--- design.v ---
module Decoder (
input  wire [1:0] IN ,
output reg  [3:0] OUT
);
always @(*)
  begin
  OUT = 4'b0000 ;
    case (IN)
     2'b00 : OUT = 4'b0001 ;
     2'b01 : OUT = 4'b0010 ;          
     2'b10 : OUT = 4'b0100 ;     
     2'b11 : OUT = 4'b1000 ;     
   endcase
 end 
 endmodule
module ARITHMATIC_UNIT
  #(parameter IN_DATA_WIDTH= 16,
              OUT_DATA_WIDTH=16
  )
  (
  input wire      [IN_DATA_WIDTH-1:0]        A,
  input wire      [IN_DATA_WIDTH-1:0]        B,
  input wire      [1:0]                      ALU_FUN,
  input wire                                 Clk,
  input wire                                 RST,
  input wire                                 Arithmaitc_Enable,
  output reg     [OUT_DATA_WIDTH-1:0]       Arith_out,
  output reg                                Arith_Flag,
  output reg                                Carry_out
  );
   reg     [OUT_DATA_WIDTH-1:0]       Arith_out_signal;
   reg     [1:0]                      Arith_Flag_signal;
   wire                              Carry_out_signal;
always@(posedge Clk or negedge RST)
begin
  if(!RST)
    begin
      Arith_out<=0;
      Arith_Flag<=0;
      Carry_out<=0;
    end
  else 
    begin
     Arith_out<=Arith_out_signal;
     Arith_Flag<=Arith_Flag_signal;
     Carry_out<=Carry_out_signal;
    end
end
always@(*)
begin
  Arith_out_signal=16'b0;
  Arith_Flag_signal=1'b0;
  if(Arithmaitc_Enable)
    begin
      case(ALU_FUN)
        2'b00:begin
          Arith_out_signal=A+B;
            Arith_Flag_signal=1'b1;
        end
        2'b01:begin
          Arith_out_signal=A-B;
            Arith_Flag_signal=1'b1;
        end
        2'b10:begin
          Arith_out_signal=A*B;
            Arith_Flag_signal=1'b1;
        end
        2'b11:begin
          Arith_out_signal=(B==0)?32'h0000FFFF:A/B;
            Arith_Flag_signal=1'b1;
        end   
    endcase
    end
    else
      begin
        Arith_out_signal=16'b0;
        Arith_Flag_signal=1'b0;
      end
end
assign  Carry_out_signal= Arith_out_signal[IN_DATA_WIDTH];
endmodule
module LOGIC_UNIT
   #(parameter IN_DATA_WIDTH= 16,
              OUT_DATA_WIDTH=16
  )
  (
  input wire      [IN_DATA_WIDTH-1:0]        A,
  input wire      [IN_DATA_WIDTH-1:0]        B,
  input wire      [1:0]                      ALU_FUN,
  input wire                                 Clk,
  input wire                                 RST,
  input wire                                 LOGIC_Enable,
  output reg     [OUT_DATA_WIDTH-1:0]        LOGICAL_out,
  output reg                                 LOGICAL_Flag
  );
  reg [OUT_DATA_WIDTH-1:0]        LOGICAL_out_signal;
  reg                             LOGICAL_Flag_siganl;
  always@(posedge Clk or negedge RST)
  begin
    if(!RST)
      begin
      LOGICAL_out<=16'b0;
      LOGICAL_Flag<=1'b0;
      end
    else
      begin
      LOGICAL_out<=LOGICAL_out_signal;
      LOGICAL_Flag<=LOGICAL_Flag_siganl;
      end
  end
  always@(*)
  begin
    LOGICAL_Flag_siganl=1'b0;
    LOGICAL_out_signal=16'b0;
    if(LOGIC_Enable)
      begin
        case(ALU_FUN)
           2'b00 : begin
              LOGICAL_out_signal = A & B ;
              LOGICAL_Flag_siganl = 1'b1 ;              
		      end
          2'b01 : begin
              LOGICAL_out_signal = A | B ;
              LOGICAL_Flag_siganl = 1'b1 ;           
		      end
         2'b10 : begin
              LOGICAL_out_signal = ~(A & B) ;
              LOGICAL_Flag_siganl = 1'b1 ;           
		      end
         2'b11 : begin
              LOGICAL_out_signal = ~(A | B) ;
              LOGICAL_Flag_siganl = 1'b1 ;           
		      end
		    endcase
		   end
		   else
		     begin
		        LOGICAL_Flag_siganl=1'b0;
            LOGICAL_out_signal=16'b0;
		       end
		end
		endmodule
module SHIFT_UNIT  
   #(parameter IN_DATA_WIDTH= 16,
              OUT_DATA_WIDTH=16
  )
  (
  input wire      [IN_DATA_WIDTH-1:0]        A,
  input wire      [IN_DATA_WIDTH-1:0]        B,
  input wire      [1:0]                      ALU_FUN,
  input wire                                 Clk,
  input wire                                 RST,
  input wire                                 SHIFT_Enable,
  output reg     [OUT_DATA_WIDTH-1:0]        SHIFT_OUT,
  output reg                                 SHIFT_FLAG
  );
  reg [OUT_DATA_WIDTH-1:0]        SHIFT_OUT_SIGNAL;
  reg                             SHIFT_FLAG_SIGNAL;
  always@(posedge Clk or negedge RST)
  begin
    if(!RST)
      begin
        SHIFT_OUT<=16'b0;
        SHIFT_FLAG<=1'b0;
      end
    else
      begin
      SHIFT_OUT<=SHIFT_OUT_SIGNAL;
      SHIFT_FLAG<=SHIFT_FLAG_SIGNAL;
      end
  end
  always@(*)
  begin 
    SHIFT_OUT_SIGNAL = 1'b0 ;
    SHIFT_FLAG_SIGNAL = 1'b0 ;
	if(SHIFT_Enable)
      case (ALU_FUN)
      2'b00 : begin
              SHIFT_OUT_SIGNAL = A >> 1  ;
              SHIFT_FLAG_SIGNAL = 1'b1 ;              
		      end
      2'b01 : begin
              SHIFT_OUT_SIGNAL = A << 1 ;
              SHIFT_FLAG_SIGNAL = 1'b1 ;           
		      end
      2'b10 : begin
              SHIFT_OUT_SIGNAL = B >> 1 ;
              SHIFT_FLAG_SIGNAL = 1'b1 ;           
		      end
      2'b11 : begin
              SHIFT_OUT_SIGNAL = B << 1 ;
              SHIFT_FLAG_SIGNAL = 1'b1 ;           
		      end
      endcase
	else
	 begin
      SHIFT_OUT_SIGNAL = 1'b0 ;
      SHIFT_FLAG_SIGNAL = 1'b0 ;
     end
 end
 endmodule
module CMP_UNIT 
  #(parameter IN_DATA_WIDTH= 16,
              OUT_DATA_WIDTH=16
  )
    (
  input wire      [IN_DATA_WIDTH-1:0]        A,
  input wire      [IN_DATA_WIDTH-1:0]        B,
  input wire      [1:0]                      ALU_FUN,
  input wire                                 Clk,
  input wire                                 RST,
  input wire                                 CMP_Enable,
  output reg     [OUT_DATA_WIDTH-1:0]        CMP_out,
  output reg                                 CMP_Flag
  );
  reg [OUT_DATA_WIDTH-1:0]        CMP_out_signal;
  reg                             CMP_Flag_siganl;
  always@(posedge Clk or negedge RST)
  begin
    if(!RST)
      begin
        CMP_out<=16'b0;
        CMP_Flag<=1'b0; 
      end
    else
      begin
      CMP_out<=CMP_out_signal;
      CMP_Flag<=CMP_Flag_siganl;
      end
  end
  always@(*)
  begin
    CMP_Flag_siganl=1'b0;
    CMP_out_signal=16'b0;
    if(CMP_Enable)
      begin
        case(ALU_FUN)
           2'b00 : begin
              CMP_out_signal = 16'b0  ;
              CMP_Flag_siganl = 1'b1 ;              
		               end
           2'b01 : begin
              CMP_Flag_siganl = 1'b1 ;  
              if (A==B)
                CMP_out_signal = 16'b1;
              else
                CMP_out_signal = 16'b0;			  
		               end
          2'b10 : begin
              CMP_Flag_siganl = 1'b1 ;  
              if (A>B)
                CMP_out_signal = 16'b10;
              else
                CMP_out_signal = 16'b0;			  
		              end
          2'b11 : begin
              CMP_Flag_siganl = 1'b1 ; 
              if (A<B)
                CMP_out_signal = 16'b11;
              else
                CMP_out_signal = 16'b0;			  
		              end
		         endcase
		     end
		   else
		     begin
		        CMP_Flag_siganl=1'b0;
            CMP_out_signal=16'b0;
		       end
		end
		endmodule
module ALU_TOP 
  #(parameter INDATA_WIDTH=16,
              Arithmatic_width=INDATA_WIDTH+INDATA_WIDTH,
              Logic_Width= INDATA_WIDTH,
              Shift_Width=INDATA_WIDTH,
              CMP_Width=3
  )
(
input wire [INDATA_WIDTH-1:0]           A,
input wire [INDATA_WIDTH-1:0]           B,
input wire [3:0]                        ALU_FUN,
input wire                              CLK,
input wire                              RST,
output wire [Arithmatic_width-1:0]      Arith_OUT,
output wire [Logic_Width-1:0]           Logic_OUT,
output wire [Shift_Width-1:0]           Shift_OUT,
output wire [CMP_Width-1:0]             CMP_OUT,
output wire                             Arith_FLAG,
output wire                             Carry_OUT,
output wire                             Logic_FLAG,
output wire                             Shift_FLAG,
output wire                             CMP_FLAG
);
wire                  Arith_enable ;
wire                  Logic_enable ;
wire                  Shift_enable ;
wire                  CMP_enable ;
Decoder mapping_Decoder(
.IN(ALU_FUN[3:2]),
.OUT({Shift_enable,CMP_enable,Logic_enable,Arith_enable})
);
ARITHMATIC_UNIT #(.IN_DATA_WIDTH(INDATA_WIDTH),.OUT_DATA_WIDTH(Arithmatic_width))mapping_Arith
(
.A(A),
.B(B),
.ALU_FUN(ALU_FUN[1:0]),
.Clk(CLK),
.RST(RST),
.Arithmaitc_Enable(Arith_enable),
.Arith_out(Arith_OUT),
.Arith_Flag(Arith_FLAG),
.Carry_out(Carry_OUT)
);
LOGIC_UNIT #(.IN_DATA_WIDTH(INDATA_WIDTH),.OUT_DATA_WIDTH(Logic_Width))mapping_Logic
(
.A(A),
.B(B),
.ALU_FUN(ALU_FUN[1:0]),
.Clk(CLK),
.RST(RST),
.LOGIC_Enable(Logic_enable),
.LOGICAL_out(Logic_OUT),
.LOGICAL_Flag(Logic_FLAG)
);
SHIFT_UNIT  #(.IN_DATA_WIDTH(INDATA_WIDTH),.OUT_DATA_WIDTH(Shift_Width))mapping_Shift
(
.A(A),
.B(B),
.ALU_FUN(ALU_FUN[1:0]),
.Clk(CLK),
.RST(RST),
.SHIFT_Enable(Shift_enable),
.SHIFT_OUT(Shift_OUT),
.SHIFT_FLAG(Shift_FLAG)
);
CMP_UNIT #(.IN_DATA_WIDTH(INDATA_WIDTH),.OUT_DATA_WIDTH(CMP_Width))mapping_Cmp
(
.A(A),
.B(B),
.ALU_FUN(ALU_FUN[1:0]),
.Clk(CLK),
.RST(RST),
.CMP_Enable(CMP_enable),
.CMP_out(CMP_OUT),
.CMP_Flag(CMP_FLAG)
);
endmodule
--- run.sh ---
#!/bin/bash
# the make line also repeats each setting of config.mk as NAME=value (left out here)
make -C /OpenROAD-flow-scripts/flow DESIGN_CONFIG=/design/flow/config.mk WORK_HOME=/design/flow/orfs CLKGATE_MAP_FILE= finish
--- config.mk ---
export PLATFORM = sky130hd
export DESIGN_NAME = ALU_TOP
export DESIGN_NICKNAME = ALU_TOP
export VERILOG_FILES = /design/flow/design.v
export SDC_FILE = /design/flow/constraint.sdc
export NUM_CORES = 4
export LEC_CHECK = 0
export CAP_MARGIN = 20
export CORE_MARGIN = 2
export CORE_UTILIZATION = 72
export SLEW_MARGIN = 20
--- constraint.sdc ---
create_clock -name core_clock -period 39.2 [get_ports {CLK}]
set_input_delay 7.8400 -clock core_clock [delete_from_list [all_inputs] [get_ports {CLK}]]
set_output_delay 7.8400 -clock core_clock [all_outputs]
set_load 0.01 [all_outputs]
==> results of run 1 <==
## through the flow
stage	hold WS (ns)	instances	setup TNS (ns)	setup WS [ns]
after global placement	8.05	6507	-321.85	-47.29
after floorplan	7.54	4612	-354.14	-51.40
==> impl_metrics.py, run 1 <==
# Generated from Yosys and OpenROAD reports
metrics = {
    "placed_design": {
        "gp_congestion": 1.06,
        "port_buffers": 108,
    },
    "floorplan": {
        "die_w_um": 223,
        "die_y_um": 223,
        "core_area_mm2": 0.0476,
        "chip_area_mm2": 0.0499,
        "fp_util_pct": 72.7,
        "num_rows": 80,
        "num_io_pins": 110,
    },
    "synthesis": {
        "top_cells_by_area": "ha_1, fa_1, nor2_1",
        "yosys_area_mm2": 0.0347,
        "postSynthSeqShare_pct": 5.05,
        "aoi_share_pct": 24.8,
        "async_flop_share_pct": 100,
        "ys_sh_adder_pct": 31.0,
        "top_cells_by_count": "ha_1, nor2_1, nand2_1, inv_1, a21oi_1",
        "synth_cell_types": 119,
        "syn-instance-count": 4596,
        "synth_flops": 70,
        "yosysWarnings": 5,
        "ff_type": "dfrtp_1",
        "ys_sh_xor_pct": 6.38,
        "ys_sh_simple_pct": 22.5,
        "ys_sh_mux_pct": 4.37,
        "topCombFamilyByArea": "adder cells",
        "yosysTopAreaCell": "ha_1",
        "edf_count": 0,
        "syn-cell-area_mm2": 0.0347,
        "top_cell_area_share_pct": 19.7,
        "avgSynthCellArea_um2": 7.54,
        "ys_cells": 4596,
        "most_common_cell": "ha_1",
    },
    "status": {
        "outcome": "aborted with a tool error",
        "error": "[ERROR DPL-0033] detailed placement checks failed during check placement.",
        "stop_stage": "detailed placement (3_5_place_dp)",
    },
}
==> inputs of run 2 (changes only) <==
- CAP_MARGIN: 20 -> 0
- PLACE_DENSITY: unset -> 0.63
- clock period: 39.2 -> 89.7 ns (I/O delays scaled with it)
==> run 2 against run 1 <==
  * The flow stops in clock tree synthesis (4_1_cts)
  * Synthesized cell count stayed put
  * Synthesized area unchanged
  * Die area is the same
==> impl_metrics.py, run 2 <==
# Generated from Yosys and OpenROAD reports
metrics = {
    "status": {
        "outcome": "aborted with a tool error",
        "stop_stage": "clock tree synthesis (4_1_cts)",
        "error": "[ERROR DPL-0038] Utilization greater than 100%, impossible to legalize",
    },
    "placed_design": {
        "pre_cts_slack_ns": -14.03,
        "port_buffers": 108,
        "dp_hpwl_um": 140000,
        "gp_congestion": 1.06,
        "dpl_cell_area_mm2": 0.0466,
    },
    "floorplan": {
        "core_area_mm2": 0.0476,
        "fp_util_pct": 72.7,
        "num_rows": 80,
        "num_io_pins": 110,
        "die_y_um": 223,
        "die_w_um": 223,
        "chip_area_mm2": 0.0499,
    },
    "synthesis": {
        "ys_sh_xor_pct": 6.38,
        "avgSynthCellArea_um2": 7.54,
        "syn-instance-count": 4596,
        "top_cells_by_count": "ha_1, nor2_1, nand2_1, inv_1, a21oi_1",
        "edf_count": 0,
        "yosysTopAreaCell": "ha_1",
        "ff_type": "dfrtp_1",
        "most_common_cell": "ha_1",
        "topCombFamilyByArea": "adder cells",
        "yosysWarnings": 5,
        "postSynthSeqShare_pct": 5.05,
        "synth_flops": 70,
        "yosys_area_mm2": 0.0347,
        "ys_sh_adder_pct": 31.0,
        "top_cell_area_share_pct": 19.7,
        "aoi_share_pct": 24.8,
        "ys_sh_simple_pct": 22.5,
        "syn-cell-area_mm2": 0.0347,
        "ys_sh_mux_pct": 4.37,
        "top_cells_by_area": "ha_1, fa_1, nor2_1",
        "async_flop_share_pct": 100,
        "ys_cells": 4596,
        "synth_cell_types": 119,
    },
}
-- run 2: through the flow --
step	setup TNS, ns	utilization (%)	cells
after floorplan	-24.72	-	4612
after global placement	-11.02	97.8	6457
after detailed placement	-34.54	97.8	6457
==> inputs of run 3 (changes only) <==
- ABC_AREA: unset -> 1
- CAP_MARGIN: 0 -> 20
- CORE_UTILIZATION: 72 -> 58
- CTS_CLUSTER_DIAMETER: unset -> 232
- PLACE_DENSITY: 0.63 -> unset
- clock period: 89.7 -> 86.3 ns (I/O delays scaled with it)
==> run 3 against run 2 <==
  * The layout now fails its checks (setup timing)
  * Synthesized area up 3.7%
  * Synthesized cell count rose by 22%
  * Die area grew 28%
==> impl_metrics.py, run 3 <==
# Metrics from the implementation run
metrics = {
    "status": {
        "outcome": "complete, but fails checks",
        "failed_checks": "setup timing",
    },
    "setup_path": {
        "startpoint": "B[1]",
        "cpLargestDelayFamily": "AND-OR/OR-AND gates",
        "path_depth": 624,
        "cp_common_cell": "nand2_2",
        "crit_buf_inv": 137,
        "cp_max_fo": 15,
        "startpoint_type": "input pin",
        "slowest_stage": "o21ai_0",
        "slowest_delay_ns": 0.60,
        "worstPathRequired_ns": 86.49,
        "cp-end-kind": "register",
        "crit_type": "in2reg",
        "cp.arrival_ns": 93.53,
        "crit_path_end": "mapping_Arith.Arith_out[0]",
    },
    "timing": {
        "period_used_pct": 108,
        "tns_ns": -15.01,
        "hold_ws_ns": 17.00,
        "hold_viol": 0,
        "tightest_slew_ns": 1.10,
        "max-slew-margin-rel_pct": 26.6,
        "fmax_mhz": 10.7,
        "maxSlewViolCount": 0,
        "finalCriticalPeriod_ns": 93.33,
        "setup_ws_ns": -7.03,
        "setup_viol": 4,
        "rsz0062_at_grt": "yes",
    },
    "synthesis": {
        "ys_sh_adder_pct": 29.9,
        "ys_sh_mux_pct": 0,
        "edf_count": 0,
        "async_flop_share_pct": 100,
        "topCombFamilyByArea": "adder cells",
        "yosys_area_mm2": 0.0359,
        "yosysTopAreaCell": "ha_1",
        "top_cells_by_area": "ha_1, nand2_1, fa_1",
        "syn-instance-count": 5611,
        "postSynthSeqShare_pct": 4.88,
        "syn-cell-area_mm2": 0.0359,
        "most_common_cell": "nand2_1",
        "synth_cell_types": 76,
        "ys_sh_simple_pct": 28.8,
        "aoi_share_pct": 15.7,
        "ys_sh_xor_pct": 7.80,
        "synth_flops": 70,
        "top_cells_by_count": "nand2_1, inv_1, ha_1, o21ai_0, a21oi_1",
        "ys_cells": 5611,
        "yosysWarnings": 5,
        "ff_type": "dfrtp_1",
        "avgSynthCellArea_um2": 6.40,
        "top_cell_area_share_pct": 19.0,
    },
    "placed_design": {
        "port_buffers": 108,
        "pre_cts_slack_ns": -3.01,
        "dp_hpwl_um": 93500,
        "dp_cells": 7408,
        "dpl_cell_area_mm2": 0.0459,
        "gp_congestion": 0.976,
    },
    "finish": {
        "seq_area_mm2": 0.00175,
        "final_util_pct": 84.5,
        "finalNetCount": 7836,
        "combGateArea_mm2": 0.0326,
        "nFillCells": 3763,
        "syn_to_final_growth_pct": 44.6,
        "stdcell_count": 7856,
        "fin_area_mm2": 0.0519,
    },
    "floorplan": {
        "fp_util_pct": 58.4,
        "core_area_mm2": 0.0615,
        "die_y_um": 253,
        "num_io_pins": 110,
        "num_rows": 91,
        "chip_area_mm2": 0.0640,
        "die_w_um": 253,
    },
    "hold_path": {
        "min_path_type": "in2async",
    },
    "clock_tree": {
        "clkSinkCount": 70,
        "cts.clk_slew.worst_paths_ns": 0.06,
        "cts_tree": "done",
        "cts_buffers": 9,
        "clockBufferDepth": 2,
        "h-tree-depth": 3,
        "cts.root.buffer_cell": "clkbuf_16",
    },
    "detailed_routing": {
        "route.final.wire_length_um": 157000,
        "dr_total_vias": 46700,
        "via_per_inst": 5.94,
        "drt_iter0_drc": 5043,
        "detail-route-antenna-nets": 0,
        "wl_per_cell_um": 20.0,
        "drt-pass1-iter-count": 7,
        "drc": 0,
    },
    "flow_run": {
        "tool_warnings": 65,
        "cap_violations": 0,
    },
    "grt": {
        "grt-ovfl-total": 0,
        "grt_max_degree": 71,
        "grt_pass1_wl_um": 206000,
        "antenna_found_initial": 6,
        "grtUsageTotal_pct": 39.8,
        "grt_pass1_vias": 40800,
    },
}
## run 3: layer usage
metal | vias up | wire, µm | track usage (%)
li1 | 20900 | - | -
met1 | 21200 | 56700 | 49.8
met2 | 3321 | 68000 | 66.4
met3 | 1334 | 18400 | 7.51
met4 | 2 | 13900 | 18.3
met5 | - | 13 | 0
## run 3: repair_timing
action                                  4_1_cts  5_1_grt
pin swaps                                   137      456
cloned                                        2        4
endpoints found under the setup margin        2        5
resized                                     131      586
hold buffers                                  0        0
buffers inserted                            229      192
## run 3: final cells by class
| class | count | area share (%) |
|---|---|---|
| multi-input combinational | 4369 | 62.8 |
| timing repair buffer | 1589 | 23.7 |
| inverter | 1015 | 7.54 |
| sequential | 70 | 3.37 |
| tap | 790 | 1.90 |
| clock buffer | 9 | 0.434 |
| clock inverter | 7 | 0.202 |
| timing repair inverter | 2 | 0.0289 |
| antenna | 5 | 0.0241 |
==> inputs of run 4 (changes only) <==
- ABC_AREA: 1 -> unset
- CORE_UTILIZATION: 58 -> 68
- CTS_CLUSTER_DIAMETER: 232 -> 216
- CTS_CLUSTER_SIZE: unset -> 32
- clock period: 86.3 -> 73.7 ns (I/O delays scaled with it)
==> run 4 against run 3 <==
  * The flow now stops in clock tree synthesis (4_1_cts)
  * Synthesized cell count is 18% lower
  * Synthesized area decreased by 3.5%
  * Die area decreased by 17%
==> impl_metrics.py, run 4 <==
# Generated from Yosys and OpenROAD reports
metrics = {
    "synthesis": {
        "yosys_area_mm2": 0.0347,
        "synth_flops": 70,
        "ys_sh_adder_pct": 31.0,
        "ys_sh_mux_pct": 4.37,
        "yosysTopAreaCell": "ha_1",
        "edf_count": 0,
        "yosysWarnings": 5,
        "top_cell_area_share_pct": 19.7,
        "syn-cell-area_mm2": 0.0347,
        "async_flop_share_pct": 100,
        "synth_cell_types": 119,
        "aoi_share_pct": 24.8,
        "avgSynthCellArea_um2": 7.54,
        "top_cells_by_count": "ha_1, nor2_1, nand2_1, inv_1, a21oi_1",
        "top_cells_by_area": "ha_1, fa_1, nor2_1",
        "ys_cells": 4596,
        "ff_type": "dfrtp_1",
        "syn-instance-count": 4596,
        "ys_sh_simple_pct": 22.5,
        "most_common_cell": "ha_1",
        "topCombFamilyByArea": "adder cells",
        "postSynthSeqShare_pct": 5.05,
        "ys_sh_xor_pct": 6.38,
    },
    "status": {
        "error": "[ERROR DPL-0038] Utilization greater than 100%, impossible to legalize",
        "stop_stage": "clock tree synthesis (4_1_cts)",
        "outcome": "aborted with a tool error",
    },
    "placed_design": {
        "port_buffers": 108,
        "dp_hpwl_um": 126000,
        "gp_congestion": 1.05,
        "dp_cells": 6571,
        "dpl_cell_area_mm2": 0.0471,
        "pre_cts_slack_ns": -24.77,
    },
    "floorplan": {
        "die_y_um": 230,
        "chip_area_mm2": 0.0528,
        "fp_util_pct": 68.9,
        "num_rows": 82,
        "die_w_um": 230,
        "core_area_mm2": 0.0503,
        "num_io_pins": 110,
    },
}
==> inputs of run 5 (changes only) <==
- ABC_AREA: unset -> 0
- CORE_UTILIZATION: 68 -> 66
- CTS_CLUSTER_DIAMETER: 216 -> unset
- CTS_CLUSTER_SIZE: 32 -> unset
- MAX_ROUTING_LAYER: unset -> met4
- clock period: 73.7 -> 88.4 ns (I/O delays scaled with it)
==> run 5 against run 4 <==
  * The flow stops in global routing (5_1_grt)
  * Synthesized cell count is the same
  * Synthesized area unchanged
  * Die area up 3.0%
==> impl_metrics.py, run 5 <==
# Generated from Yosys and OpenROAD reports
metrics = {
    "status": {
        "error": "[ERROR GRT-0116] Global routing finished with congestion. Check the congestion regions in the DRC Viewer.",
        "stop_stage": "global routing (5_1_grt)",
        "outcome": "aborted with a tool error",
    },
    "floorplan": {
        "num_rows": 83,
        "chip_area_mm2": 0.0544,
        "core_area_mm2": 0.0516,
        "num_io_pins": 110,
        "die_y_um": 233,
        "die_w_um": 233,
        "fp_util_pct": 67.1,
    },
    "synthesis": {
        "edf_count": 0,
        "aoi_share_pct": 24.8,
        "top_cell_area_share_pct": 19.7,
        "top_cells_by_count": "ha_1, nor2_1, nand2_1, inv_1, a21oi_1",
        "most_common_cell": "ha_1",
        "ys_sh_mux_pct": 4.37,
        "syn-cell-area_mm2": 0.0347,
        "postSynthSeqShare_pct": 5.05,
        "ys_sh_simple_pct": 22.5,
        "ff_type": "dfrtp_1",
        "syn-instance-count": 4596,
        "topCombFamilyByArea": "adder cells",
        "yosys_area_mm2": 0.0347,
        "ys_cells": 4596,
        "async_flop_share_pct": 100,
        "yosysWarnings": 5,
        "synth_flops": 70,
        "top_cells_by_area": "ha_1, fa_1, nor2_1",
        "ys_sh_xor_pct": 6.38,
        "ys_sh_adder_pct": 31.0,
        "avgSynthCellArea_um2": 7.54,
        "synth_cell_types": 119,
        "yosysTopAreaCell": "ha_1",
    },
    "placed_design": {
        "dp_hpwl_um": 113000,
        "gp_congestion": 1.04,
        "dpl_cell_area_mm2": 0.0469,
        "port_buffers": 108,
        "dp_cells": 6548,
    },
    "grt": {
        "grtUsageTotal_pct": 92.0,
        "grt-ovfl-total": 1058,
    },
    "clock_tree": {
        "cts_buffers": 9,
        "clkSinkCount": 70,
        "h-tree-depth": 3,
        "cts.root.buffer_cell": "clkbuf_16",
        "clockBufferDepth": 2,
        "cts_hold_buf": 0,
    },
}
==> run 5: timing repair <==
item / in CTS
resized: 166
gates cloned: 3
pin swaps: 154
buffers inserted: 247
endpoints found under the setup margin: 4
==> run 5: through the flow <==
stage	setup WS, ns
2_1_floorplan	-12.04
3_3_place_gp	-8.06
3_5_place_dp	-11.58
4_1_cts	-8.64
==> run 5: metal layers <==
layer  overflow  GRT usage [%]
met3         76           81.1
met2        656            104
met4        254           94.6
met1         72           88.0
met5          -              -
==> inputs of run 6 (changes only) <==
- ABC_AREA: 0 -> 1
- CORE_UTILIZATION: 66 -> 35
- CTS_CLUSTER_DIAMETER: unset -> 280
- CTS_CLUSTER_SIZE: unset -> 94
- GPL_ROUTABILITY_DRIVEN: unset -> 0
- MAX_ROUTING_LAYER: met4 -> unset
- PLACE_DENSITY_LB_ADDON: unset -> 0.28
- TNS_END_PERCENT: unset -> 45
- clock period: 88.4 -> 110.0 ns (I/O delays scaled with it)
==> run 6 against run 5 <==
  * Now clean on timing, DRC and antenna
  * Die area up 94%
  * Synthesized area grew 3.7%
  * Synthesized cell count is 22% higher
==> impl_metrics.py, run 6 <==
# Metrics from the implementation run
metrics = {
    "clock_tree": {
        "cts_tree": "done",
        "clkSinkCount": 70,
        "clockBufferDepth": 2,
        "h-tree-depth": 3,
        "cts.root.buffer_cell": "clkbuf_16",
        "cts_buffers": 9,
        "cts.clk_slew.worst_paths_ns": 0.08,
    },
    "floorplan": {
        "fp_util_pct": 35.3,
        "core_area_mm2": 0.102,
        "num_io_pins": 110,
        "num_rows": 117,
        "die_w_um": 324,
        "die_y_um": 324,
        "chip_area_mm2": 0.105,
    },
    "setup_path": {
        "cp-end-kind": "register",
        "path_depth": 655,
        "slowest_delay_ns": 0.44,
        "cp_common_cell": "nand2_1",
        "startpoint": "A[3]",
        "worstPathRequired_ns": 110.20,
        "startpoint_type": "input pin",
        "crit_path_end": "mapping_Arith.Arith_out[0]",
        "cp.arrival_ns": 101.82,
        "crit_buf_inv": 143,
        "slowest_stage": "clkdlybuf4s50_1",
        "cp_max_fo": 27,
        "crit_type": "in2reg",
        "cpLargestDelayFamily": "AND-OR/OR-AND gates",
    },
    "detailed_routing": {
        "drt_iter0_drc": 2467,
        "wl_per_cell_um": 16.5,
        "detail-route-antenna-nets": 0,
        "drt-pass1-iter-count": 6,
        "drc": 0,
        "via_per_inst": 5.09,
        "route.final.wire_length_um": 117000,
        "dr_total_vias": 36200,
    },
    "timing": {
        "tns_ns": 0,
        "maxSlewViolCount": 0,
        "finalCriticalPeriod_ns": 101.62,
        "fmax_mhz": 9.84,
        "hold_viol": 0,
        "setup_viol": 0,
        "max-slew-margin-rel_pct": 27.6,
        "period_used_pct": 92.4,
        "hold_ws_ns": 21.74,
        "tightest_slew_ns": 1.09,
    },
    "synthesis": {
        "top_cell_area_share_pct": 19.0,
        "synth_flops": 70,
        "yosysWarnings": 5,
        "postSynthSeqShare_pct": 4.88,
        "aoi_share_pct": 15.7,
        "ys_sh_xor_pct": 7.80,
        "syn-cell-area_mm2": 0.0359,
        "yosysTopAreaCell": "ha_1",
        "top_cells_by_count": "nand2_1, inv_1, ha_1, o21ai_0, a21oi_1",
        "avgSynthCellArea_um2": 6.40,
        "ys_sh_mux_pct": 0,
        "edf_count": 0,
        "syn-instance-count": 5611,
        "ys_sh_simple_pct": 28.8,
        "async_flop_share_pct": 100,
        "ys_sh_adder_pct": 29.9,
        "ff_type": "dfrtp_1",
        "ys_cells": 5611,
        "yosys_area_mm2": 0.0359,
        "synth_cell_types": 76,
        "most_common_cell": "nand2_1",
        "topCombFamilyByArea": "adder cells",
        "top_cells_by_area": "ha_1, nand2_1, fa_1",
    },
    "grt": {
        "antenna_found_initial": 4,
        "grtUsageTotal_pct": 21.6,
        "grt-ovfl-total": 0,
        "grt_pass1_wl_um": 185000,
        "grt_max_degree": 71,
        "grt_pass1_vias": 34300,
    },
    "flow_run": {
        "tool_warnings": 61,
        "cap_violations": 0,
    },
    "finish": {
        "stdcell_count": 7102,
        "nFillCells": 10800,
        "fin_area_mm2": 0.0401,
        "syn_to_final_growth_pct": 11.6,
        "finalNetCount": 6507,
    },
    "placed_design": {
        "port_buffers": 108,
        "dp_cells": 7014,
        "dpl_cell_area_mm2": 0.0386,
        "dp_hpwl_um": 90000,
    },
    "hold_path": {
        "min_path_type": "in2async",
    },
    "status": {
        "outcome": "timing/DRC/antenna clean",
    },
}
## run 6: area by class of cell
class	instances	area (µm²)	area share, %
multi-input cells	4376	30200	75.3
inverters	1015	3880	9.68
repair buffers	253	2230	5.55
flip-flops and latches	70	1750	4.37
well taps	1368	1710	4.27
clock buffers	9	225	0.562
clock inverters	7	96.3	0.240
repair inverters	2	10.0	0.0250
diodes	2	5.00	0.0125
## run 6: metrics by stage
stage / utilization [%] / worst slack, ns
after CTS: 38.3 / 0.00267
after floorplan: - / 3.67
final: 39.4 / 8.38
after global routing: 39.4 / -0.599
after global placement: 37.9 / 1.12
after detailed placement: 37.9 / -1.56
## run 6: what timing repair did
| item | in CTS | in global routing |
|---|---|---|
| hold buffers | 0 | 0 |
| setup endpoints to repair | 1 | 4 |
| gates cloned | 1 | 12 |
| pin swaps | 1 | 48 |
| buffers inserted | 1 | 56 |
| gates resized | 7 | 182 |
## run 6: layer usage
metal	GRT usage, %	vias up	routed length, µm
met5	0	-	0
met4	5.61	0	3110
met3	2.96	196	7960
met2	35.8	1077	52900
met1	29.2	16700	53500
li1	-	18200	-
==> inputs of run 7 (changes only) <==
- ABC_AREA: 1 -> 0
- CAP_MARGIN: 20 -> 10
- CELL_PAD_IN_SITES_GLOBAL_PLACEMENT: unset -> 0
- CORE_UTILIZATION: 35 -> 68
- CTS_CLUSTER_DIAMETER: 280 -> 343
- CTS_CLUSTER_SIZE: 94 -> unset
- GPL_ROUTABILITY_DRIVEN: 0 -> unset
- GPL_TIMING_DRIVEN: unset -> 1
- MAX_ROUTING_LAYER: unset -> met4
- MIN_ROUTING_LAYER: unset -> met1
- PLACE_DENSITY_LB_ADDON: 0.28 -> unset
- SETUP_SLACK_MARGIN: unset -> -2.0
- TNS_END_PERCENT: 45 -> 5
- clock period: 110.0 -> 89.5 ns (I/O delays scaled with it)
==> run 7 against run 6 <==
  * The run now fails in global routing (5_1_grt)
  * Synthesized cell count down 18%
  * Synthesized area fell by 3.5%
  * Die area fell by 50%
==> impl_metrics.py, run 7 <==
# Generated from Yosys and OpenROAD reports
metrics = {
    "synthesis": {
        "ys_sh_mux_pct": 4.37,
        "avgSynthCellArea_um2": 7.54,
        "ys_sh_adder_pct": 31.0,
        "ys_sh_xor_pct": 6.38,
        "most_common_cell": "ha_1",
        "yosys_area_mm2": 0.0347,
        "aoi_share_pct": 24.8,
        "syn-cell-area_mm2": 0.0347,
        "yosysTopAreaCell": "ha_1",
        "synth_flops": 70,
        "yosysWarnings": 5,
        "postSynthSeqShare_pct": 5.05,
        "top_cells_by_count": "ha_1, nor2_1, nand2_1, inv_1, a21oi_1",
        "synth_cell_types": 119,
        "async_flop_share_pct": 100,
        "top_cells_by_area": "ha_1, fa_1, nor2_1",
        "ys_cells": 4596,
        "top_cell_area_share_pct": 19.7,
        "ff_type": "dfrtp_1",
        "ys_sh_simple_pct": 22.5,
        "syn-instance-count": 4596,
        "edf_count": 0,
        "topCombFamilyByArea": "adder cells",
    },
    "floorplan": {
        "core_area_mm2": 0.0503,
        "num_io_pins": 110,
        "num_rows": 82,
        "chip_area_mm2": 0.0528,
        "die_w_um": 230,
        "die_y_um": 230,
        "fp_util_pct": 68.9,
    },
    "grt": {
        "grt-ovfl-total": 1070,
        "grtUsageTotal_pct": 92.1,
    },
    "placed_design": {
        "dp_hpwl_um": 125000,
        "port_buffers": 108,
        "gp_congestion": 1.07,
    },
    "status": {
        "outcome": "aborted with a tool error",
        "stop_stage": "global routing (5_1_grt)",
        "error": "[ERROR GRT-0116] Global routing finished with congestion. Check the congestion regions in the DRC Viewer.",
    },
    "clock_tree": {
        "cts.root.buffer_cell": "clkbuf_16",
        "clockBufferDepth": 2,
        "h-tree-depth": 3,
        "cts_buffers": 9,
        "clkSinkCount": 70,
    },
}
==> run 7: layer usage <==
layer | GRT overflow | GRT usage (%)
met5 | - | -
met3 | 99 | 81.9
met2 | 587 | 103
met1 | 121 | 89.3
met4 | 263 | 93.0
==> run 7: repair_timing <==
action / in CTS
pin swaps: 45
gates cloned: 1
hold buffers: 0
gates resized: 91
hold endpoints to repair: 0
setup endpoints to repair: 4
buffers inserted: 27
==> run 7: per-stage QoR <==
step	utilization [%]	cell area, µm²	setup WS (ns)	hold WS, ns	cells
2_1_floorplan	-	35900	-11.44	17.60	4612
3_3_place_gp	93.1	46800	-6.44	18.08	6561
3_5_place_dp	93.1	46800	-12.20	18.11	6561
4_1_cts	94.8	47700	-10.92	17.72	6605
==> inputs of run 8 (changes only) <==
- ABC_AREA: 0 -> unset
- CAP_MARGIN: 10 -> 20
- CELL_PAD_IN_SITES_GLOBAL_PLACEMENT: 0 -> unset
- CORE_UTILIZATION: 68 -> 72
- CTS_CLUSTER_DIAMETER: 343 -> unset
- CTS_CLUSTER_SIZE: unset -> 100
- GPL_TIMING_DRIVEN: 1 -> unset
- MAX_ROUTING_LAYER: met4 -> unset
- MIN_ROUTING_LAYER: met1 -> unset
- PLACE_DENSITY: unset -> 0.8
- SETUP_SLACK_MARGIN: -2.0 -> unset
- TNS_END_PERCENT: 5 -> 40
- clock period: 89.5 -> 105.0 ns (I/O delays scaled with it)
==> run 8 against run 7 <==
  * Synthesized cell count unchanged
  * Die area decreased by 5.5%
  * Synthesized area is the same
  * The layout now fails its checks (capacitance limit, setup timing)
==> impl_metrics.py, run 8 <==
# Metrics from the implementation run
metrics = {
    "placed_design": {
        "dp_hpwl_um": 90900,
        "dp_cells": 5411,
        "pre_cts_slack_ns": -3.14,
        "port_buffers": 108,
        "gp_congestion": 1.06,
        "dpl_cell_area_mm2": 0.0383,
    },
    "finish": {
        "nFillCells": 2709,
        "syn_to_final_growth_pct": 19.2,
        "finalNetCount": 5732,
        "stdcell_count": 5577,
        "final_util_pct": 86.7,
        "fin_area_mm2": 0.0413,
    },
    "floorplan": {
        "die_y_um": 223,
        "die_w_um": 223,
        "core_area_mm2": 0.0476,
        "chip_area_mm2": 0.0499,
        "fp_util_pct": 72.7,
        "num_rows": 80,
        "num_io_pins": 110,
    },
    "grt": {
        "grt-busiest-layer": "met2",
        "met1_usage_pct": 60.7,
        "antenna_found_initial": 8,
        "grt_pass1_wl_um": 185000,
        "globalRouteMet3Util_pct": 14.3,
        "grt_pass1_vias": 35300,
        "grtUsageTotal_pct": 46.3,
        "grt_max_degree": 71,
        "grt_use_met2_pct": 69.4,
        "grt-ovfl-total": 0,
    },
    "setup_path": {
        "cp_max_fo": 15,
        "startpoint_type": "input pin",
        "crit_path_end": "mapping_Arith.Arith_out[0]",
        "worstPathRequired_ns": 105.24,
        "startpoint": "B[9]",
        "cp-end-kind": "register",
        "slowest_stage": "clkdlybuf4s50_1",
        "cp_common_cell": "o21a_1",
        "crit_type": "in2reg",
        "slowest_delay_ns": 0.62,
        "cpLargestDelayFamily": "AND-OR/OR-AND gates",
        "cp.arrival_ns": 105.51,
        "path_depth": 436,
        "crit_buf_inv": 20,
    },
    "timing": {
        "finalCriticalPeriod_ns": 105.27,
        "max-slew-margin-rel_pct": 0.0530,
        "rsz0062_at_grt": "yes",
        "setup_viol": 1,
        "tightest_slew_ns": 1.50,
        "fmax_mhz": 9.50,
        "setup_ws_ns": -0.269,
        "period_used_pct": 100,
        "hold_viol": 0,
        "tns_ns": -0.269,
        "hold_ws_ns": 20.50,
        "maxSlewViolCount": 0,
    },
    "detailed_routing": {
        "wl_per_cell_um": 23.5,
        "drc": 0,
        "drt_iter0_drc": 5745,
        "via_per_inst": 7.09,
        "drt-pass1-iter-count": 22,
        "route.final.wire_length_um": 131000,
        "detail-route-antenna-nets": 0,
        "dr_total_vias": 39500,
    },
    "clock_tree": {
        "cts_buffers": 9,
        "cts_tree": "done",
        "cts.root.buffer_cell": "clkbuf_16",
        "cts_hold_buf": 0,
        "clockBufferDepth": 2,
        "h-tree-depth": 3,
        "cts.clk_slew.worst_paths_ns": 0.08,
        "clkSinkCount": 70,
    },
    "flow_run": {
        "cap_violations": 1,
        "tool_warnings": 65,
    },
    "synthesis": {
        "aoi_share_pct": 24.8,
        "yosys_area_mm2": 0.0347,
        "yosysTopAreaCell": "ha_1",
        "top_cell_area_share_pct": 19.7,
        "ys_sh_simple_pct": 22.5,
        "synth_cell_types": 119,
        "ys_sh_adder_pct": 31.0,
        "yosysWarnings": 5,
        "avgSynthCellArea_um2": 7.54,
        "most_common_cell": "ha_1",
        "topCombFamilyByArea": "adder cells",
        "top_cells_by_area": "ha_1, fa_1, nor2_1",
        "postSynthSeqShare_pct": 5.05,
        "ys_cells": 4596,
        "synth_flops": 70,
        "syn-instance-count": 4596,
        "ff_type": "dfrtp_1",
        "edf_count": 0,
        "ys_sh_xor_pct": 6.38,
        "top_cells_by_count": "ha_1, nor2_1, nand2_1, inv_1, a21oi_1",
        "syn-cell-area_mm2": 0.0347,
        "async_flop_share_pct": 100,
        "ys_sh_mux_pct": 4.37,
    },
    "status": {
        "failed_checks": "capacitance limit, setup timing",
        "outcome": "complete, but fails checks",
    },
    "hold_path": {
        "min_path_type": "in2async",
    },
}
run 8: cell type report:
| type | count | area, µm² | share of cell area (%) |
|---|---|---|---|
| multi-input cells | 4036 | 33100 | 80.0 |
| diodes | 5 | 12.5 | 0.0303 |
| clock buffers | 9 | 225 | 0.545 |
| flip-flops and latches | 70 | 1750 | 4.24 |
| inverters | 342 | 1280 | 3.11 |
| well taps | 615 | 769 | 1.86 |
| repair buffers | 493 | 4100 | 9.92 |
| clock inverters | 7 | 105 | 0.254 |
run 8: repair_timing:
| action | 4_1_cts | 5_1_grt |
|---|---|---|
| resized | 29 | 257 |
| cloned | 5 | 4 |
| pin swaps | 10 | 156 |
| setup endpoints to repair | 2 | 2 |
| setup buffers | 9 | 126 |
run 8: metal layers:
layer  vias to the layer above  part of all wire [%]  wire (µm)
met1                     18200                    37      47800
met4                         6                   7.1       9350
met5                         -                  0.14        187
met3                       913                    15      20000
met2                      3168                    41      53500
li1                      17200                     -          -
==> inputs of run 9 (changes only) <==
- ABC_AREA: unset -> 1
- CORE_UTILIZATION: 72 -> 69
- CTS_CLUSTER_SIZE: 100 -> unset
- PLACE_DENSITY: 0.8 -> unset
- TNS_END_PERCENT: 40 -> unset
- clock period: 105.0 -> 53.8 ns (I/O delays scaled with it)
==> run 9 against run 8 <==
  * The flow now stops in clock tree synthesis (4_1_cts)
  * Die area grew 8.0%
  * Synthesized cell count up 22%
  * Synthesized area up 3.7%
==> impl_metrics.py, run 9 <==
# Generated from Yosys and OpenROAD reports
metrics = {
    "floorplan": {
        "chip_area_mm2": 0.0539,
        "num_rows": 83,
        "fp_util_pct": 69.9,
        "num_io_pins": 110,
        "die_w_um": 232,
        "core_area_mm2": 0.0514,
        "die_y_um": 232,
    },
    "synthesis": {
        "yosysTopAreaCell": "ha_1",
        "top_cells_by_area": "ha_1, nand2_1, fa_1",
        "yosys_area_mm2": 0.0359,
        "ys_sh_simple_pct": 28.8,
        "yosysWarnings": 5,
        "synth_flops": 70,
        "topCombFamilyByArea": "adder cells",
        "async_flop_share_pct": 100,
        "aoi_share_pct": 15.7,
        "ys_cells": 5611,
        "postSynthSeqShare_pct": 4.88,
        "avgSynthCellArea_um2": 6.40,
        "syn-instance-count": 5611,
        "top_cell_area_share_pct": 19.0,
        "ys_sh_adder_pct": 29.9,
        "ys_sh_xor_pct": 7.80,
        "ys_sh_mux_pct": 0,
        "syn-cell-area_mm2": 0.0359,
        "edf_count": 0,
        "synth_cell_types": 76,
        "ff_type": "dfrtp_1",
        "top_cells_by_count": "nand2_1, inv_1, ha_1, o21ai_0, a21oi_1",
        "most_common_cell": "nand2_1",
    },
    "status": {
        "outcome": "aborted with a tool error",
        "error": "[ERROR DPL-0038] Utilization greater than 100%, impossible to legalize",
        "stop_stage": "clock tree synthesis (4_1_cts)",
    },
    "placed_design": {
        "gp_congestion": 1.04,
        "pre_cts_slack_ns": -34.94,
        "dp_hpwl_um": 128000,
        "port_buffers": 108,
    },
}
-- run 9: per-stage QoR --
| step | std cells | area, µm² |
|---|---|---|
| 2_1_floorplan | 5627 | 37300 |
| 3_3_place_gp | 7708 | 49000 |
| 3_5_place_dp | 7708 | 49000 |
==> inputs of run 10 (changes only) <==
- CAP_MARGIN: 20 -> 0
- CORE_UTILIZATION: 69 -> 72
- CTS_CLUSTER_DIAMETER: unset -> 232
- MAX_ROUTING_LAYER: unset -> met4
- clock period: 53.8 -> 82.1 ns (I/O delays scaled with it)
==> run 10 against run 9 <==
  * Synthesized area unchanged
  * The flow stops in detailed placement (3_5_place_dp)
  * Die area decreased by 4.1%
  * Synthesized cell count unchanged
==> impl_metrics.py, run 10 <==
# Generated from Yosys and OpenROAD reports
metrics = {
    "status": {
        "outcome": "aborted with a tool error",
        "stop_stage": "detailed placement (3_5_place_dp)",
        "error": "[ERROR DPL-0033] detailed placement checks failed during check placement.",
    },
    "floorplan": {
        "core_area_mm2": 0.0491,
        "die_y_um": 227,
        "num_io_pins": 110,
        "fp_util_pct": 73.2,
        "num_rows": 81,
        "chip_area_mm2": 0.0517,
        "die_w_um": 227,
    },
    "synthesis": {
        "postSynthSeqShare_pct": 4.88,
        "yosys_area_mm2": 0.0359,
        "yosysTopAreaCell": "ha_1",
        "ys_sh_xor_pct": 7.80,
        "avgSynthCellArea_um2": 6.40,
        "top_cells_by_area": "ha_1, nand2_1, fa_1",
        "ff_type": "dfrtp_1",
        "syn-cell-area_mm2": 0.0359,
        "ys_cells": 5611,
        "edf_count": 0,
        "ys_sh_adder_pct": 29.9,
        "top_cells_by_count": "nand2_1, inv_1, ha_1, o21ai_0, a21oi_1",
        "most_common_cell": "nand2_1",
        "ys_sh_simple_pct": 28.8,
        "topCombFamilyByArea": "adder cells",
        "synth_cell_types": 76,
        "synth_flops": 70,
        "async_flop_share_pct": 100,
        "top_cell_area_share_pct": 19.0,
        "syn-instance-count": 5611,
        "aoi_share_pct": 15.7,
        "ys_sh_mux_pct": 0,
        "yosysWarnings": 5,
    },
    "placed_design": {
        "port_buffers": 108,
        "gp_congestion": 1.09,
    },
}
run 10: through the flow:
stage / hold slack (ns) / area [µm²]
2_1_floorplan: 16.12 / 37200
3_3_place_gp: 16.60 / 48600
==> inputs of run 11 (changes only) <==
- ABC_AREA: 1 -> unset
- CAP_MARGIN: 0 -> 20
- CORE_ASPECT_RATIO: unset -> 0.91
- CTS_CLUSTER_DIAMETER: 232 -> 400
- CTS_CLUSTER_SIZE: unset -> 100
- HOLD_SLACK_MARGIN: unset -> 0.3
- MAX_ROUTING_LAYER: met4 -> unset
- PLACE_DENSITY: unset -> 0.8
- TNS_END_PERCENT: unset -> 40
- clock period: 82.1 -> 102.0 ns (I/O delays scaled with it)
==> run 11 against run 10 <==
  * Now fails the layout checks on setup timing
  * Synthesized cell count is 18% lower
  * Synthesized area decreased by 3.5%
  * Die area down 3.5%
==> impl_metrics.py, run 11 <==
# Metrics from the implementation run
metrics = {
    "status": {
        "outcome": "complete, but fails checks",
        "failed_checks": "setup timing",
    },
    "grt": {
        "grt-ovfl-total": 0,
        "grt_max_degree": 71,
        "grtUsageTotal_pct": 48.6,
        "grt_pass1_vias": 36300,
        "antenna_found_initial": 4,
        "grt_pass1_wl_um": 192000,
    },
    "synthesis": {
        "aoi_share_pct": 24.8,
        "top_cells_by_count": "ha_1, nor2_1, nand2_1, inv_1, a21oi_1",
        "most_common_cell": "ha_1",
        "ys_sh_simple_pct": 22.5,
        "syn-instance-count": 4596,
        "top_cell_area_share_pct": 19.7,
        "ys_sh_mux_pct": 4.37,
        "ff_type": "dfrtp_1",
        "ys_cells": 4596,
        "top_cells_by_area": "ha_1, fa_1, nor2_1",
        "yosysWarnings": 5,
        "topCombFamilyByArea": "adder cells",
        "ys_sh_adder_pct": 31.0,
        "synth_flops": 70,
        "postSynthSeqShare_pct": 5.05,
        "synth_cell_types": 119,
        "yosysTopAreaCell": "ha_1",
        "ys_sh_xor_pct": 6.38,
        "yosys_area_mm2": 0.0347,
        "async_flop_share_pct": 100,
        "avgSynthCellArea_um2": 7.54,
        "edf_count": 0,
        "syn-cell-area_mm2": 0.0347,
    },
    "detailed_routing": {
        "dr_total_vias": 39600,
        "top_layer": "met5",
        "wl_met1_um": 47600,
        "drc": 0,
        "detail-route-antenna-nets": 0,
        "drt-pass1-iter-count": 13,
        "drt_iter0_drc": 5409,
        "wl_per_cell_um": 23.7,
        "met2_wirelength_um": 54200,
        "route.final.wire_length_um": 132000,
        "wl_met3_um": 20500,
        "via_per_inst": 7.09,
    },
    "finish": {
        "nFillCells": 2824,
        "finalNetCount": 5728,
        "syn_to_final_growth_pct": 18.7,
        "combGateArea_mm2": 0.0330,
        "seq_area_mm2": 0.00175,
    },
    "timing": {
        "finalCriticalPeriod_ns": 103.83,
        "tightest_slew_ns": 1.14,
        "maxSlewViolCount": 0,
        "period_used_pct": 102,
        "setup_viol": 1,
        "hold_viol": 0,
        "fmax_mhz": 9.63,
        "tns_ns": -1.83,
        "hold_ws_ns": 20.12,
        "max-slew-margin-rel_pct": 23.7,
        "rsz0062_at_grt": "yes",
        "setup_ws_ns": -1.83,
    },
    "setup_path": {
        "cp-end-kind": "register",
        "startpoint_type": "input pin",
        "cp.arrival_ns": 104.07,
        "worstPathRequired_ns": 102.24,
        "slowest_stage": "a221oi_1",
        "cp_common_cell": "o21a_1",
        "crit_buf_inv": 21,
        "cpLargestDelayFamily": "AND-OR/OR-AND gates",
        "slowest_delay_ns": 0.85,
        "path_depth": 434,
        "startpoint": "B[4]",
        "crit_type": "in2reg",
        "cp_max_fo": 15,
        "crit_path_end": "mapping_Arith.Arith_out[0]",
    },
    "floorplan": {
        "chip_area_mm2": 0.0499,
        "die_y_um": 213,
        "num_io_pins": 110,
        "fp_util_pct": 73.0,
        "core_area_mm2": 0.0475,
        "num_rows": 76,
        "die_w_um": 234,
    },
    "placed_design": {
        "port_buffers": 108,
        "dp_hpwl_um": 93400,
        "gp_congestion": 1.09,
        "pre_cts_slack_ns": -2.63,
    },
    "flow_run": {
        "tool_warnings": 65,
        "cap_violations": 0,
    },
    "clock_tree": {
        "clkSinkCount": 70,
        "cts.clk_slew.worst_paths_ns": 0.07,
        "cts_tree": "done",
        "h-tree-depth": 3,
        "cts_hold_buf": 0,
        "cts.root.buffer_cell": "clkbuf_16",
        "cts_buffers": 9,
        "clockBufferDepth": 2,
    },
    "hold_path": {
        "min_path_type": "in2async",
    },
}
==> run 11: what timing repair did <==
action	in CTS	in global routing
endpoints found under the hold margin	0	0
gates resized	73	152
endpoints found under the setup margin	1	2
gates cloned	2	1
pin swaps	33	117
setup buffers	26	67
==> run 11: through the flow <==
| step | util (%) | instance area, µm² | instances |
|---|---|---|---|
| floorplan | - | 35900 | 4612 |
| global placement | 81.9 | 38800 | 5465 |
| detailed placement | 81.9 | 38800 | 5465 |
| CTS | 83.8 | 39800 | 5509 |
| global route | 86.7 | 41100 | 5578 |
| finish | 86.7 | 41100 | 5582 |
==> run 11: area by class of cell <==
| type | count | area share [%] |
|---|---|---|
| diodes | 5 | 0.0304 |
| clock inverters | 7 | 0.186 |
| well taps | 624 | 1.90 |
| repair buffers | 495 | 9.85 |
| multi-input cells | 4030 | 80.1 |
| inverters | 342 | 3.12 |
| clock buffers | 9 | 0.547 |
| flip-flops and latches | 70 | 4.26 |
==> run 11: per-layer routing <==
metal	global-route usage [%]	vias up
met1	62.8	18200
met2	72.7	3234
met3	14.9	983
met5	0	-
met4	25.9	3
li1	-	17200
==> inputs of run 12 (changes only) <==
- CORE_ASPECT_RATIO: 0.91 -> unset
- CTS_CLUSTER_DIAMETER: 400 -> 361
- CTS_CLUSTER_SIZE: 100 -> 33
- HOLD_SLACK_MARGIN: 0.3 -> unset
- PLACE_DENSITY: 0.8 -> 0.63
- TNS_END_PERCENT: 40 -> unset
- clock period: 102.0 -> 91.5 ns (I/O delays scaled with it)
==> run 12 against run 11 <==
  * The run now fails in clock tree synthesis (4_1_cts)
  * Die area about the same
  * Synthesized cell count unchanged
  * Synthesized area unchanged
==> impl_metrics.py, run 12 <==
# Generated from Yosys and OpenROAD reports
metrics = {
    "synthesis": {
        "yosys_area_mm2": 0.0347,
        "syn-instance-count": 4596,
        "yosysWarnings": 5,
        "most_common_cell": "ha_1",
        "top_cells_by_area": "ha_1, fa_1, nor2_1",
        "topCombFamilyByArea": "adder cells",
        "ys_sh_mux_pct": 4.37,
        "avgSynthCellArea_um2": 7.54,
        "async_flop_share_pct": 100,
        "ys_sh_simple_pct": 22.5,
        "top_cells_by_count": "ha_1, nor2_1, nand2_1, inv_1, a21oi_1",
        "edf_count": 0,
        "synth_flops": 70,
        "ys_cells": 4596,
        "postSynthSeqShare_pct": 5.05,
        "ff_type": "dfrtp_1",
        "ys_sh_adder_pct": 31.0,
        "synth_cell_types": 119,
        "aoi_share_pct": 24.8,
        "syn-cell-area_mm2": 0.0347,
        "ys_sh_xor_pct": 6.38,
        "yosysTopAreaCell": "ha_1",
        "top_cell_area_share_pct": 19.7,
    },
    "status": {
        "error": "[ERROR DPL-0033] detailed placement checks failed during check placement.",
        "stop_stage": "clock tree synthesis (4_1_cts)",
        "outcome": "aborted with a tool error",
    },
    "floorplan": {
        "num_io_pins": 110,
        "core_area_mm2": 0.0476,
        "die_y_um": 223,
        "die_w_um": 223,
        "num_rows": 80,
        "fp_util_pct": 72.7,
        "chip_area_mm2": 0.0499,
    },
    "placed_design": {
        "port_buffers": 108,
        "dp_hpwl_um": 132000,
        "gp_congestion": 1.06,
    },
}
[run 12: through the flow]
| stage | area (µm²) | std cells | setup TNS [ns] | setup WS, ns |
|---|---|---|---|---|
| 2_1_floorplan | 36000 | 4612 | -20.58 | -9.72 |
| 3_3_place_gp | 45700 | 6369 | -8.05 | -5.21 |
| 3_5_place_dp | 45700 | 6369 | -26.49 | -11.52 |
==> inputs of run 13 (changes only) <==
- CAP_MARGIN: 20 -> 0
- CORE_UTILIZATION: 72 -> 69
- CTS_CLUSTER_DIAMETER: 361 -> 354
- CTS_CLUSTER_SIZE: 33 -> unset
- MAX_ROUTING_LAYER: unset -> met4
- PLACE_DENSITY: 0.63 -> unset
- clock period: 91.5 -> 89.1 ns (I/O delays scaled with it)
==> run 13 against run 12 <==
  * The run fails in global routing (5_1_grt)
  * Synthesized area unchanged
  * Synthesized cell count is the same
  * Die area is 4.3% higher
==> impl_metrics.py, run 13 <==
# Generated from Yosys and OpenROAD reports
metrics = {
    "floorplan": {
        "fp_util_pct": 69.5,
        "num_rows": 82,
        "core_area_mm2": 0.0499,
        "num_io_pins": 110,
        "die_w_um": 228,
        "die_y_um": 228,
        "chip_area_mm2": 0.0520,
    },
    "synthesis": {
        "yosysWarnings": 5,
        "ys_sh_xor_pct": 6.38,
        "most_common_cell": "ha_1",
        "topCombFamilyByArea": "adder cells",
        "synth_flops": 70,
        "ff_type": "dfrtp_1",
        "avgSynthCellArea_um2": 7.54,
        "ys_sh_mux_pct": 4.37,
        "top_cell_area_share_pct": 19.7,
        "aoi_share_pct": 24.8,
        "postSynthSeqShare_pct": 5.05,
        "ys_sh_simple_pct": 22.5,
        "async_flop_share_pct": 100,
        "synth_cell_types": 119,
        "ys_cells": 4596,
        "syn-cell-area_mm2": 0.0347,
        "ys_sh_adder_pct": 31.0,
        "syn-instance-count": 4596,
        "edf_count": 0,
        "yosys_area_mm2": 0.0347,
        "top_cells_by_area": "ha_1, fa_1, nor2_1",
        "top_cells_by_count": "ha_1, nor2_1, nand2_1, inv_1, a21oi_1",
        "yosysTopAreaCell": "ha_1",
    },
    "placed_design": {
        "gp_congestion": 1.07,
        "port_buffers": 108,
        "dp_cells": 6545,
        "dp_hpwl_um": 132000,
    },
    "grt": {
        "grtUsageTotal_pct": 102,
        "grt-ovfl-total": 3092,
    },
    "clock_tree": {
        "h-tree-depth": 3,
        "clkSinkCount": 70,
        "cts_buffers": 9,
        "clockBufferDepth": 2,
        "cts.root.buffer_cell": "clkbuf_16",
        "cts_hold_buf": 0,
    },
    "status": {
        "error": "[ERROR GRT-0116] Global routing finished with congestion. Check the congestion regions in the DRC Viewer.",
        "stop_stage": "global routing (5_1_grt)",
        "outcome": "aborted with a tool error",
    },
}
run 13: what timing repair did:
item / 4_1_cts
buffers inserted: 68
pin swaps: 81
setup endpoints to repair: 4
cloned: 1
resized: 140
run 13: metal layers:
metal | overflow | track usage, %
met1 | 268 | 94.4
met2 | 1954 | 118
met3 | 235 | 91.0
met4 | 635 | 107
met5 | - | -
run 13: stage by stage:
stage / utilization, % / worst slack [ns] / cell area, µm² / hold slack [ns]
2_1_floorplan: - / -11.48 / 36200 / 17.52
3_3_place_gp: 94.1 / -7.28 / 46900 / 17.74
3_5_place_dp: 94.1 / -13.25 / 46900 / 17.75
4_1_cts: 97.0 / -11.20 / 48400 / 17.36
==> inputs of run 14 (changes only) <==
- ABC_AREA: unset -> 1
- CAP_MARGIN: 0 -> 10
- CELL_PAD_IN_SITES_GLOBAL_PLACEMENT: unset -> 0
- CORE_UTILIZATION: 69 -> 57
- CTS_CLUSTER_DIAMETER: 354 -> 343
- GPL_TIMING_DRIVEN: unset -> 1
- MAX_ROUTING_LAYER: met4 -> unset
- MIN_ROUTING_LAYER: unset -> met1
- SETUP_SLACK_MARGIN: unset -> -2.0
- clock period: 89.1 -> 79.2 ns (I/O delays scaled with it)
==> run 14 against run 13 <==
  * The flow again stops in global routing (5_1_grt)
  * Die area up 25%
  * Synthesized cell count up 22%
  * Synthesized area up 3.7%
==> impl_metrics.py, run 14 <==
# Generated from Yosys and OpenROAD reports
metrics = {
    "synthesis": {
        "top_cell_area_share_pct": 19.0,
        "top_cells_by_area": "ha_1, nand2_1, fa_1",
        "async_flop_share_pct": 100,
        "postSynthSeqShare_pct": 4.88,
        "most_common_cell": "nand2_1",
        "top_cells_by_count": "nand2_1, inv_1, ha_1, o21ai_0, a21oi_1",
        "edf_count": 0,
        "avgSynthCellArea_um2": 6.40,
        "yosys_area_mm2": 0.0359,
        "synth_flops": 70,
        "ys_sh_simple_pct": 28.8,
        "aoi_share_pct": 15.7,
        "synth_cell_types": 76,
        "ys_sh_adder_pct": 29.9,
        "yosysTopAreaCell": "ha_1",
        "topCombFamilyByArea": "adder cells",
        "syn-instance-count": 5611,
        "ys_cells": 5611,
        "ff_type": "dfrtp_1",
        "yosysWarnings": 5,
        "syn-cell-area_mm2": 0.0359,
        "ys_sh_mux_pct": 0,
        "ys_sh_xor_pct": 7.80,
    },
    "clock_tree": {
        "cts.root.buffer_cell": "clkbuf_16",
        "clockBufferDepth": 2,
        "cts_hold_buf": 0,
        "cts_buffers": 9,
        "clkSinkCount": 70,
        "h-tree-depth": 3,
    },
    "status": {
        "error": "[ERROR GRT-0232] Routing congestion too high. Check the congestion heatmap in the GUI.",
        "outcome": "aborted with a tool error",
        "stop_stage": "global routing (5_1_grt)",
    },
    "placed_design": {
        "port_buffers": 108,
        "gp_congestion": 0.966,
        "dpl_cell_area_mm2": 0.0492,
        "dp_hpwl_um": 99100,
    },
    "floorplan": {
        "num_rows": 92,
        "die_w_um": 255,
        "die_y_um": 255,
        "chip_area_mm2": 0.0651,
        "num_io_pins": 110,
        "fp_util_pct": 57.3,
        "core_area_mm2": 0.0627,
    },
    "grt": {
        "grt-ovfl-total": 98,
        "grtUsageTotal_pct": 71.3,
    },
}
==> run 14: layer usage <==
| layer | global-route usage, % | overflow |
|---|---|---|
| met5 | 38.6 | 0 |
| met2 | 88.4 | 47 |
| met4 | 64.8 | 39 |
| met3 | 53.5 | 4 |
| met1 | 73.6 | 8 |
==> run 14: per-stage QoR <==
step | worst slack (ns) | std cells | hold slack, ns
3_3_place_gp | -5.77 | 7877 | 16.03
3_5_place_dp | -8.85 | 7877 | 16.04
4_1_cts | -5.78 | 8195 | 15.67
2_1_floorplan | -12.30 | 5627 | 15.54
==> run 14: repair_timing <==
| action | 4_1_cts |
|---|---|
| resized | 183 |
| pin swaps | 166 |
| setup endpoints to repair | 3 |
| gates cloned | 7 |
| buffers inserted | 303 |
